==> 09-27: inputs <==
==> flow/design.v <==
module cache(
    clk,
    proc_reset,
    proc_read,
    proc_write,
    proc_addr,
    proc_wdata,
    proc_stall,
    proc_rdata,
    mem_read,
    mem_write,
    mem_addr,
    mem_rdata,
    mem_wdata,
    mem_ready
);
    input          clk;
    input          proc_reset;
    input          proc_read, proc_write;
    input   [29:0] proc_addr;
    input   [31:0] proc_wdata;
    output reg        proc_stall;
    output reg [31:0] proc_rdata;
    input  [127:0] mem_rdata;
    input          mem_ready;
    output reg     mem_read, mem_write;
    output reg [27:0] mem_addr;
    output reg [127:0] mem_wdata;
	reg [127:0] block0, block1, block2, block3, block4, block5, block6, block7, block; 	 
	reg [7:0] valid, valid_save;
	reg [7:0] dirty, dirty_save;
	reg [24:0] tag0, tag1, tag2, tag3, tag4, tag5, tag6, tag7;
	reg [24:0] tag0_save, tag1_save, tag2_save, tag3_save, tag4_save, tag5_save, tag6_save, tag7_save;
	reg hit, stall, dirty_bit, valid_bit;
	reg [24:0] tag, tag_save;
	reg [127:0] data_4word;
	reg [1:0] state, next_state;
	reg [127:0] mem_data;
	reg [127:0] block0_save, block1_save,block2_save,block3_save,block4_save,block5_save,block6_save,block7_save;
	wire clk_i, rst_i;
assign clk_i = clk;
assign rst_i = proc_reset;
	always@ (*) begin   
		case(proc_addr[4:2])
		3'd0: begin
			dirty_bit = dirty_save[0];
			data_4word = block0_save;
			tag = tag0_save;
			valid_bit = valid_save[0];
		end
		3'd1: begin
			dirty_bit = dirty_save[1];
			data_4word = block1_save;
			tag = tag1_save;
			valid_bit = valid_save[1];
		end
		3'd2: begin
			dirty_bit = dirty_save[2];
			data_4word = block2_save;
			tag = tag2_save;
			valid_bit = valid_save[2];
		end
		3'd3: begin
			dirty_bit = dirty_save[3];
			data_4word = block3_save;
			tag = tag3_save;
			valid_bit = valid_save[3];
		end
		3'd4: begin
			dirty_bit = dirty_save[4];
			data_4word = block4_save;
			tag = tag4_save;
			valid_bit = valid_save[4];
		end
		3'd5: begin
			dirty_bit = dirty_save[5];
			data_4word = block5_save;
			tag = tag5_save;
			valid_bit = valid_save[5];
		end
		3'd6: begin
			dirty_bit = dirty_save[6];
			data_4word = block6_save;
			tag = tag6_save;
			valid_bit = valid_save[6];
		end
		3'd7: begin
			dirty_bit = dirty_save[7];
			data_4word = block7_save;
			tag = tag7_save;
			valid_bit = valid_save[7];
		end
		endcase
	end
	always @(valid_bit or tag or proc_addr or state) begin
		if(valid_bit && (tag == proc_addr[29:5]) && ~state[1] && ~state[0]) begin
			stall = 1'b0;
			hit = 1'b1;
		end
		else begin
			stall = 1'b1;
			hit = 1'b0;
		end
	end
	always @(*) begin
			case(proc_addr[1:0])
				2'd0: begin block = data_4word; block[31:0] = proc_wdata; end
				2'd1: begin block = data_4word; block[63:32] = proc_wdata; end
				2'd2: begin block = data_4word; block[95:64] = proc_wdata; end
				2'd3: begin block = data_4word; block[127:96] = proc_wdata; end
			endcase
	end
	always @(*)begin	 
		case(state) 
		2'b00:begin
			tag0 = tag0_save;
			tag1 = tag1_save;
			tag2 = tag2_save;
			tag3 = tag3_save;
			tag4 = tag4_save;
			tag5 = tag5_save;
			tag6 = tag6_save;
			tag7 = tag7_save;
		if(proc_write && hit) begin
			case(proc_addr[4:2])
			3'd0: begin 
				valid = valid_save;
				dirty = dirty_save;
				valid[0] = 1'b1;
				dirty[0] = 1'b1;
				block0 = block;
				block1 = block1_save;
				block2 = block2_save;
				block3 = block3_save;
				block4 = block4_save;
				block5 = block5_save;
				block6 = block6_save;
				block7 = block7_save;
				end
			3'd1: begin 
				valid = valid_save;
				dirty = dirty_save;
				valid[1] = 1'b1; 
				dirty[1] = 1'b1;
				block1 = block;
				block0 = block0_save;
				block2 = block2_save;
				block3 = block3_save;
				block4 = block4_save;
				block5 = block5_save;
				block6 = block6_save;
				block7 = block7_save;				
			end
			3'd2: begin 
				valid = valid_save;
				dirty = dirty_save;
				valid[2] = 1'b1; 
				dirty[2] = 1'b1;
				block2 = block;
				block0 = block0_save;
				block1 = block1_save;
				block3 = block3_save;	
				block4 = block4_save;
				block5 = block5_save;
				block6 = block6_save;
				block7 = block7_save;
			end
			3'd3: begin
				valid = valid_save;
				dirty = dirty_save;
				valid[3] = 1'b1; 
				dirty[3] = 1'b1;
				block3 = block;	
				block0 = block0_save;
				block1 = block1_save;
				block2 = block2_save;
				block4 = block4_save;
				block5 = block5_save;
				block6 = block6_save;
				block7 = block7_save;	
			end
			3'd4: begin 
				valid = valid_save;
				dirty = dirty_save;
				valid[4] = 1'b1; 
				dirty[4] = 1'b1;
				block4 = block; 
				block0 = block0_save;
				block1 = block1_save;
				block2 = block2_save;
				block3 = block3_save;
				block5 = block5_save;
				block6 = block6_save;
				block7 = block7_save;
			end
			3'd5: begin 
				valid = valid_save;
				dirty = dirty_save;
				valid[5] = 1'b1; 
				dirty[5] = 1'b1;
				block5 = block;
				block0 = block0_save;
				block1 = block1_save;
				block2 = block2_save;
				block3 = block3_save;
				block4 = block4_save;
				block6 = block6_save;
				block7 = block7_save; 
			end
			3'd6: begin 
				valid = valid_save;
				dirty = dirty_save;
				valid[6] = 1'b1; 
				dirty[6] = 1'b1;
				block6 = block; 
				block0 = block0_save;
				block1 = block1_save;
				block2 = block2_save;
				block3 = block3_save;
				block4 = block4_save;
				block5 = block5_save;
				block7 = block7_save;
			end
			3'd7: begin 
				valid = valid_save;
				dirty = dirty_save;
				valid[7] = 1'b1; 
				dirty[7] = 1'b1;
				block7 = block; 
				block0 = block0_save;
				block1 = block1_save;
				block2 = block2_save;
				block3 = block3_save;
				block4 = block4_save;
				block5 = block5_save;
				block6 = block6_save;
			end
			endcase
		end
		else begin
			valid = valid_save;
			dirty = dirty_save;
			block0 = block0_save;
			block1 = block1_save;
			block2 = block2_save;
			block3 = block3_save;
			block4 = block4_save;
			block5 = block5_save;
			block6 = block6_save;
			block7 = block7_save;
		end
		end
		2'b10:begin
			case(proc_addr[4:2])
			3'd0: begin 	
				valid = valid_save;
				dirty = dirty_save;
				valid[0] = 1'b1; 
				tag0 = proc_addr[29:5];
				tag1 = tag1_save;
				tag2 = tag2_save;
				tag3 = tag3_save;
				tag4 = tag4_save;
				tag5 = tag5_save;
				tag6 = tag6_save;
				tag7 = tag7_save;
				dirty[0] = 1'b0;
				block0 = mem_rdata;
				block1 = block1_save;
				block2 = block2_save;
				block3 = block3_save;
				block4 = block4_save;
				block5 = block5_save;
				block6 = block6_save;
				block7 = block7_save;				 
			end
			3'd1: begin 
				valid = valid_save;
				dirty = dirty_save;
				valid[1] = 1'b1; 
				tag1 = proc_addr[29:5];
				tag0 = tag0_save;
				tag2 = tag2_save;
				tag3 = tag3_save;
				tag4 = tag4_save;
				tag5 = tag5_save;
				tag6 = tag6_save;
				tag7 = tag7_save;
				dirty[1] = 1'b0;
				block1 = mem_rdata; 
				block0 = block0_save;
				block2 = block2_save;
				block3 = block3_save;
				block4 = block4_save;
				block5 = block5_save;
				block6 = block6_save;
				block7 = block7_save;
			end
			3'd2: begin 
				valid = valid_save;
				dirty = dirty_save;
				valid[2] = 1'b1; 
				tag2 = proc_addr[29:5];
				tag0 = tag0_save;
				tag1 = tag1_save;
				tag3 = tag3_save;
				tag4 = tag4_save;
				tag5 = tag5_save;
				tag6 = tag6_save;
				tag7 = tag7_save;
				dirty[2] = 1'b0;
				block2 = mem_rdata; 
				block0 = block0_save;
				block1 = block1_save;
				block3 = block3_save;
				block4 = block4_save;
				block5 = block5_save;
				block6 = block6_save;
				block7 = block7_save;
			end
			3'd3: begin 
				valid = valid_save;
				dirty = dirty_save;
				valid[3] = 1'b1; 
				tag3 = proc_addr[29:5];
				tag0 = tag0_save;
				tag1 = tag1_save;
				tag2 = tag2_save;
				tag4 = tag4_save;
				tag5 = tag5_save;
				tag6 = tag6_save;
				tag7 = tag7_save;
				dirty[3] = 1'b0;
				block3 = mem_rdata; 
				block0 = block0_save;
				block1 = block1_save;
				block2 = block2_save;
				block4 = block4_save;
				block5 = block5_save;
				block6 = block6_save;
				block7 = block7_save;
			end
			3'd4: begin 
				valid = valid_save;
				dirty = dirty_save;
				valid[4] = 1'b1; 
				tag4 = proc_addr[29:5];
				tag0 = tag0_save;
				tag1 = tag1_save;
				tag2 = tag2_save;
				tag3 = tag3_save;
				tag5 = tag5_save;
				tag6 = tag6_save;
				tag7 = tag7_save;
				dirty[4] = 1'b0;
				block4 = mem_rdata; 
				block0 = block0_save;
				block1 = block1_save;
				block2 = block2_save;
				block3 = block3_save;
				block5 = block5_save;
				block6 = block6_save;
				block7 = block7_save;
			end
			3'd5: begin 
				valid = valid_save;
				dirty = dirty_save;
				valid[5] = 1'b1; 
				tag5 = proc_addr[29:5];
				tag0 = tag0_save;
				tag1 = tag1_save;
				tag2 = tag2_save;
				tag3 = tag3_save;
				tag4 = tag4_save;
				tag6 = tag6_save;
				tag7 = tag7_save;
				dirty[5] = 1'b0;
				block5 = mem_rdata; 
				block0 = block0_save;
				block1 = block1_save;
				block2 = block2_save;
				block3 = block3_save;
				block4 = block4_save;
				block6 = block6_save;
				block7 = block7_save;
			end
			3'd6: begin 
				valid = valid_save;
				dirty = dirty_save;
				valid[6] = 1'b1; 
				tag6 = proc_addr[29:5];
				tag0 = tag0_save;
				tag1 = tag1_save;
				tag2 = tag2_save;
				tag3 = tag3_save;
				tag4 = tag4_save;
				tag5 = tag5_save;
				tag7 = tag7_save;
				dirty[6] = 1'b0;
				block6 = mem_rdata; 
				block0 = block0_save;
				block1 = block1_save;
				block2 = block2_save;
				block3 = block3_save;
				block4 = block4_save;
				block5 = block5_save;
				block7 = block7_save;
			end
			3'd7: begin 
				valid = valid_save;
				dirty = dirty_save;
				valid[7] = 1'b1; 
				tag7 = proc_addr[29:5];
				tag0 = tag0_save;
				tag1 = tag1_save;
				tag2 = tag2_save;
				tag3 = tag3_save;
				tag4 = tag4_save;
				tag5 = tag5_save;
				tag6 = tag6_save;
				dirty[7] = 1'b0;
				block7 = mem_rdata; 
				block0 = block0_save;
				block1 = block1_save;
				block2 = block2_save;
				block3 = block3_save;
				block4 = block4_save;
				block5 = block5_save;
				block6 = block6_save;
			end
			endcase
		end
		default: begin
				valid = valid_save;
				dirty = dirty_save;
				tag0 = tag0_save;
				tag1 = tag1_save;
				tag2 = tag2_save;
				tag3 = tag3_save;
				tag4 = tag4_save;
				tag5 = tag5_save;
				tag6 = tag6_save;
				tag7 = tag7_save;
				block0 = block0_save;
				block1 = block1_save;
				block2 = block2_save;
				block3 = block3_save;
				block4 = block4_save;
				block5 = block5_save;
				block6 = block6_save;
				block7 = block7_save;	
		end
		endcase
	end
	always @(*) begin	 
		case(state) 
			2'b00:begin 	 
				if(hit || ~(proc_read || proc_write)) begin
					next_state = 2'b00;
				end
				else if(dirty_bit) begin
					next_state = 2'b11;
				end
				else begin
					next_state = 2'b10;
				end
			end
			2'b01:begin
				next_state = 2'b00;
			end
			2'b10:begin	 
				if(mem_ready) begin
					next_state = 2'b00;
				end
				else begin
					next_state = 2'b10;
				end
			end
			2'b11:begin	 
				if(mem_ready) begin
					next_state = 2'b10;
				end
				else begin
					next_state = 2'b11;
				end
			end
		endcase
	end
	always @(*) begin	 
		case(state)	
			2'b00:begin	 
				proc_stall = stall;
				mem_read = 1'b0;
				mem_write = 1'b0;
				mem_addr = 28'b0;
				mem_wdata = 128'b0;
				if(proc_read) begin
					case(proc_addr[1:0])
						2'd0: proc_rdata = data_4word[31:0];
						2'd1: proc_rdata = data_4word[63:32];
						2'd2: proc_rdata = data_4word[95:64];
						2'd3: proc_rdata = data_4word[127:96];
					endcase
				end
				else begin
					proc_rdata = 32'b0;
				end
			end
			2'b01: begin
				proc_stall = 1'b0;
				proc_rdata = 32'b0;
				mem_read = 1'b0;
				mem_write = 1'b0;
				mem_addr = 28'b0;
				mem_wdata = 128'b0;
			end
			2'b10:begin	 
				proc_stall = 1'b1;
				proc_rdata = 32'b0;
				mem_read = 1'b1;
				mem_write = 1'b0;
				mem_addr = proc_addr[29:2];
				mem_wdata = 128'b0;
			end
			2'b11:begin	 
				proc_stall = 1'b1;
				proc_rdata = 32'b0;
				mem_read = 1'b0;
				mem_write = 1'b1;
				mem_addr = {tag, proc_addr[4:2]};
				mem_wdata = data_4word;
			end
		endcase
	end
	always@( posedge clk or posedge proc_reset ) begin
	    if( proc_reset ) begin
	    	state <= 2'b00;
			valid_save <= 8'b0;
			dirty_save <= 8'b0;  
			tag0_save <= 25'b0;  
			tag1_save <= 25'b0;  
			tag2_save <= 25'b0;  
			tag3_save <= 25'b0;  
			tag4_save <= 25'b0;  
			tag5_save <= 25'b0;  
			tag6_save <= 25'b0;  
			tag7_save <= 25'b0;  
		end
	    else begin
	    	state <= next_state;
			valid_save <= valid;
			dirty_save <= dirty;
			tag0_save <= tag0;
			tag1_save <= tag1;
			tag2_save <= tag2;
			tag3_save <= tag3;
			tag4_save <= tag4;
			tag5_save <= tag5;
			tag6_save <= tag6;
			tag7_save <= tag7;
	    end
	end
	always @(posedge clk_i or posedge rst_i) begin
		if(rst_i) begin
			block0_save <= 128'b0;
			block1_save <= 128'b0;
			block2_save <= 128'b0;
			block3_save <= 128'b0;
			block4_save <= 128'b0;
			block5_save <= 128'b0;
			block6_save <= 128'b0;
			block7_save <= 128'b0;	
		end
		else begin
			block0_save <= block0;
			block1_save <= block1;
			block2_save <= block2;
			block3_save <= block3;
			block4_save <= block4;
			block5_save <= block5;
			block6_save <= block6;
			block7_save <= block7;
		end
	end
endmodule
==> flow/run.sh <==
#!/bin/bash
# the make line also repeats each setting of config.mk as NAME=value (left out here)
make -C /OpenROAD-flow-scripts/flow DESIGN_CONFIG=/design/flow/config.mk WORK_HOME=/design/flow/orfs CLKGATE_MAP_FILE= finish
==> flow/config.mk <==
export PLATFORM = sky130hd
export DESIGN_NAME = cache
export DESIGN_NICKNAME = cache
export VERILOG_FILES = /design/flow/design.v
export SDC_FILE = /design/flow/constraint.sdc
export NUM_CORES = 4
export LEC_CHECK = 0
export CAP_MARGIN = 20
export CORE_MARGIN = 2
export CORE_UTILIZATION = 72
export CTS_CLUSTER_DIAMETER = 373
export CTS_CLUSTER_SIZE = 41
export HOLD_SLACK_MARGIN = -0.09
export PLACE_DENSITY_LB_ADDON = 0.0
export SETUP_SLACK_MARGIN = 1.14
export SLEW_MARGIN = 20
export TNS_END_PERCENT = 5
==> flow/constraint.sdc <==
create_clock -name core_clock -period 4.18 [get_ports {clk}]
set_input_delay 0.8360 -clock core_clock [delete_from_list [all_inputs] [get_ports {clk}]]
set_output_delay 0.8360 -clock core_clock [all_outputs]
set_load 0.01 [all_outputs]
==> 03-26: changes against 09-27 <==
==> flow/config.mk (replaced) <==
export PLATFORM = sky130hd
export DESIGN_NAME = cache
export DESIGN_NICKNAME = cache
export VERILOG_FILES = /design/flow/design.v
export SDC_FILE = /design/flow/constraint.sdc
export NUM_CORES = 4
export LEC_CHECK = 0
export CAP_MARGIN = 20
export CORE_MARGIN = 2
export CORE_UTILIZATION = 72
export CTS_CLUSTER_SIZE = 49
export HOLD_SLACK_MARGIN = -0.09
export MAX_ROUTING_LAYER = met4
export PLACE_DENSITY = 0.73
export SLEW_MARGIN = 20
==> flow/constraint.sdc (replaced) <==
create_clock -name core_clock -period 4.42 [get_ports {clk}]
set_input_delay 0.8840 -clock core_clock [delete_from_list [all_inputs] [get_ports {clk}]]
set_output_delay 0.8840 -clock core_clock [all_outputs]
set_load 0.01 [all_outputs]
==> notes <==
03-26 finished with negative setup slack left. 09-27 did not get past global routing on ODB-0269. Die area is the same in 03-26 and 09-27. Synthesized area is the same in 03-26 and 09-27. In synthesized cell count, 09-27 and 03-26 do not differ.
